==> 12-12: inputs <==
## SingleCycle_Top
module SingleCycle_Top
(
	input				CLK	,
	input				RST	,
	output [9:0]	IMEM_ADDR	,
	input	 [15:0]	IMEM_RDATA	,
	output [9:0]	DMEM_ADDR	,
	output [15:0]	DMEM_WDATA	,
	output			DMEM_WE		,
	input	 [15:0]	DMEM_RDATA
);
clock: 11.0 ns
lec_check: 0
cap_margin: 20
core_margin: 2
core_utilization: 58
slew_margin: 20
tns_end_percent: 5
run.sh (not shown) runs the stock make flow with config.mk's settings and CLKGATE_MAP_FILE=.
==> inputs of 06-11, as changes to 12-12 <==
--- a/flow/config.mk
+++ b/flow/config.mk
@@ -7,6 +7,10 @@
 export LEC_CHECK = 0
-export CAP_MARGIN = 20
+export CAP_MARGIN = 5
+export CELL_PAD_IN_SITES_DETAIL_PLACEMENT = 0
 export CORE_MARGIN = 2
-export CORE_UTILIZATION = 58
+export CORE_UTILIZATION = 35
+export CTS_CLUSTER_DIAMETER = 251
+export GPL_ROUTABILITY_DRIVEN = 1
+export GPL_TIMING_DRIVEN = 0
+export PLACE_DENSITY_LB_ADDON = 0.19
 export SLEW_MARGIN = 20
-export TNS_END_PERCENT = 5
==> flow/constraint.sdc (replaced) <==
create_clock -name core_clock -period 9.37 [get_ports {CLK}]
set_input_delay 1.8740 -clock core_clock [delete_from_list [all_inputs] [get_ports {CLK}]]
set_output_delay 1.8740 -clock core_clock [all_outputs]
set_load 0.01 [all_outputs]
==> results <==
Critical path depth: 06-11 is higher than 12-12 (4). Sequential share of layout area: 12-12 is higher than 06-11 (0.29 points). In 06-11 the global-route usage is lower than in 12-12, by 7.6 points. 12-12 produced a layout that fails on setup timing. 06-11 reached the layout checks and failed them: setup timing. Of 06-11 and 12-12, 06-11 has the higher cell count (gap 6.8%, measured against 12-12). Die size: 12-12 is smaller than 06-11 (about 40%).


==> run a: inputs <==
SingleCycle_Top again, from the RTL that the note above started with.
## SingleCycle_Top
module SingleCycle_Top
(
	input				CLK	,
	input				RST	,
	output [9:0]	IMEM_ADDR	,
	input	 [15:0]	IMEM_RDATA	,
	output [9:0]	DMEM_ADDR	,
	output [15:0]	DMEM_WDATA	,
	output			DMEM_WE		,
	input	 [15:0]	DMEM_RDATA
);
Settings: LEC_CHECK=0, CAP_MARGIN=20, CORE_MARGIN=2, CORE_UTILIZATION=60, CTS_CLUSTER_DIAMETER=27, MAX_ROUTING_LAYER=met4, SETUP_SLACK_MARGIN=2.24, SLEW_MARGIN=20; clock period 8.14 ns.
==> run b: changes against run a <==
==> flow/config.mk (replaced) <==
export PLATFORM = sky130hd
export DESIGN_NAME = SingleCycle_Top
export DESIGN_NICKNAME = SingleCycle_Top
export VERILOG_FILES = /design/flow/design.v
export SDC_FILE = /design/flow/constraint.sdc
export NUM_CORES = 4
export LEC_CHECK = 0
export ABC_AREA = 1
export CAP_MARGIN = 35
export CELL_PAD_IN_SITES_DETAIL_PLACEMENT = 2
export CORE_ASPECT_RATIO = 1.22
export CORE_MARGIN = 6
export CORE_UTILIZATION = 40
export CTS_CLUSTER_SIZE = 49
export GPL_ROUTABILITY_DRIVEN = 0
export HOLD_SLACK_MARGIN = 0.29
export MIN_ROUTING_LAYER = met2
export PLACE_DENSITY_LB_ADDON = 0.26
export SETUP_SLACK_MARGIN = 0.19
export SLEW_MARGIN = 25
export TNS_END_PERCENT = 50
==> flow/constraint.sdc (replaced) <==
create_clock -name core_clock -period 11.2 [get_ports {CLK}]
set_input_delay 2.2400 -clock core_clock [delete_from_list [all_inputs] [get_ports {CLK}]]
set_output_delay 2.2400 -clock core_clock [all_outputs]
set_load 0.01 [all_outputs]
==> run c: changes against run a <==
--- a/flow/config.mk
+++ b/flow/config.mk
@@ -7,8 +7,8 @@
 export LEC_CHECK = 0
+export ABC_AREA = 1
 export CAP_MARGIN = 20
 export CORE_MARGIN = 2
-export CORE_UTILIZATION = 60
-export CTS_CLUSTER_DIAMETER = 27
-export MAX_ROUTING_LAYER = met4
-export SETUP_SLACK_MARGIN = 2.24
+export CORE_UTILIZATION = 72
+export CTS_CLUSTER_SIZE = 94
 export SLEW_MARGIN = 20
+export TNS_END_PERCENT = 10
==> flow/constraint.sdc (replaced) <==
create_clock -name core_clock -period 2.71 [get_ports {CLK}]
set_input_delay 0.5420 -clock core_clock [delete_from_list [all_inputs] [get_ports {CLK}]]
set_output_delay 0.5420 -clock core_clock [all_outputs]
set_load 0.01 [all_outputs]
==> run d: changes against run a <==
--- a/flow/config.mk
+++ b/flow/config.mk
@@ -7,8 +7,8 @@
 export LEC_CHECK = 0
+export ABC_AREA = 1
 export CAP_MARGIN = 20
 export CORE_MARGIN = 2
-export CORE_UTILIZATION = 60
-export CTS_CLUSTER_DIAMETER = 27
-export MAX_ROUTING_LAYER = met4
-export SETUP_SLACK_MARGIN = 2.24
+export CORE_UTILIZATION = 40
+export HOLD_SLACK_MARGIN = 0.29
+export SETUP_SLACK_MARGIN = 0.19
 export SLEW_MARGIN = 20
==> flow/constraint.sdc (replaced) <==
create_clock -name core_clock -period 16.0 [get_ports {CLK}]
set_input_delay 3.2000 -clock core_clock [delete_from_list [all_inputs] [get_ports {CLK}]]
set_output_delay 3.2000 -clock core_clock [all_outputs]
set_load 0.01 [all_outputs]
==> comparison <==
Against run a, the synthesized area of run b is lower by 1.2%.
Synthesized cell count is the same in run c and run b.
Run b never finished: it broke off in clock tree synthesis (4_1_cts), error DPL-0033. Run a failed in global routing (5_1_grt) with GRT-0116. Run c ended with an error in clock tree synthesis (4_1_cts) with DPL-0038. Run d completed with no timing, DRC or antenna violations.
Die area, highest first: run b, run d, run a, run c.
==> figures <==
Sequential cell area fraction in the yosys report: run c 0.409; run d 0.409; run b 0.409; run a 0.404
Chip area line of the yosys report: run c 33300 um2; run d 33300 um2; run b 33300 um2; run a 33700 um2
Worst setup slack after placement: run c -5560 ps; run d 378 ps; run b -2330 ps; run a -3180 ps
Simple-gate share of the synthesized area: run c 0.312; run d 0.312; run b 0.312; run a 0.256
XORs/XNORs by Area: run c 0.00421; run d 0.00421; run b 0.00421; run a 0.00312
Number of buffers added by the clock tree synthesis step: run c -; run d 68; run b -; run a 143
Core footprint: run c 45500 um2; run d 82200 um2; run b 82100 um2; run a 55300 um2
Synthesized netlist net count: run c 4905; run d 4905; run b 4905; run a 4195
Placed Instances: run c 6208; run d 5775; run b 6201; run a 5513
Mean area per synthesized cell: run c 6.93 um2; run d 6.93 um2; run b 6.93 um2; run a 8.23 um2
Result of the run: run c aborted with a tool error; run d finished clean; run b aborted with a tool error; run a aborted with a tool error
Failing step: run c clock tree synthesis (4_1_cts); run d -; run b clock tree synthesis (4_1_cts); run a global routing (5_1_grt)
Post-CTS Hold Fix Bufs: run c -; run d 0; run b -; run a 0
Number of core rows: run c 78; run d 105; run b 116; run a 86
Area share of the largest cell type after synthesis: run c 0.385; run d 0.385; run b 0.385; run a 0.380
Synth cell types: run c 51; run d 51; run b 51; run a 114
Root cell of the clock tree: run c -; run d clkbuf_16; run b -; run a clkbuf_16
Half-perimeter wire length after detailed placement: run c 137000 um; run d 120000 um; run b 250000 um; run a 133000 um
Mux cell area share after synthesis: run c 0; run d 0; run b 0; run a 0.0261
# resized after CTS: run c -; run d 0; run b -; run a 394
Compound-cell area share of the yosys netlist: run c 0.168; run d 0.168; run b 0.168; run a 0.222
Total die size: run c 48000 um2; run d 85600 um2; run b 90300 um2; run a 58100 um2
Mapped cell area: run c 33300 um2; run d 33300 um2; run b 33300 um2; run a 33700 um2
Count of instantiated cells in the yosys netlist: run c 4805; run d 4805; run b 4805; run a 4095
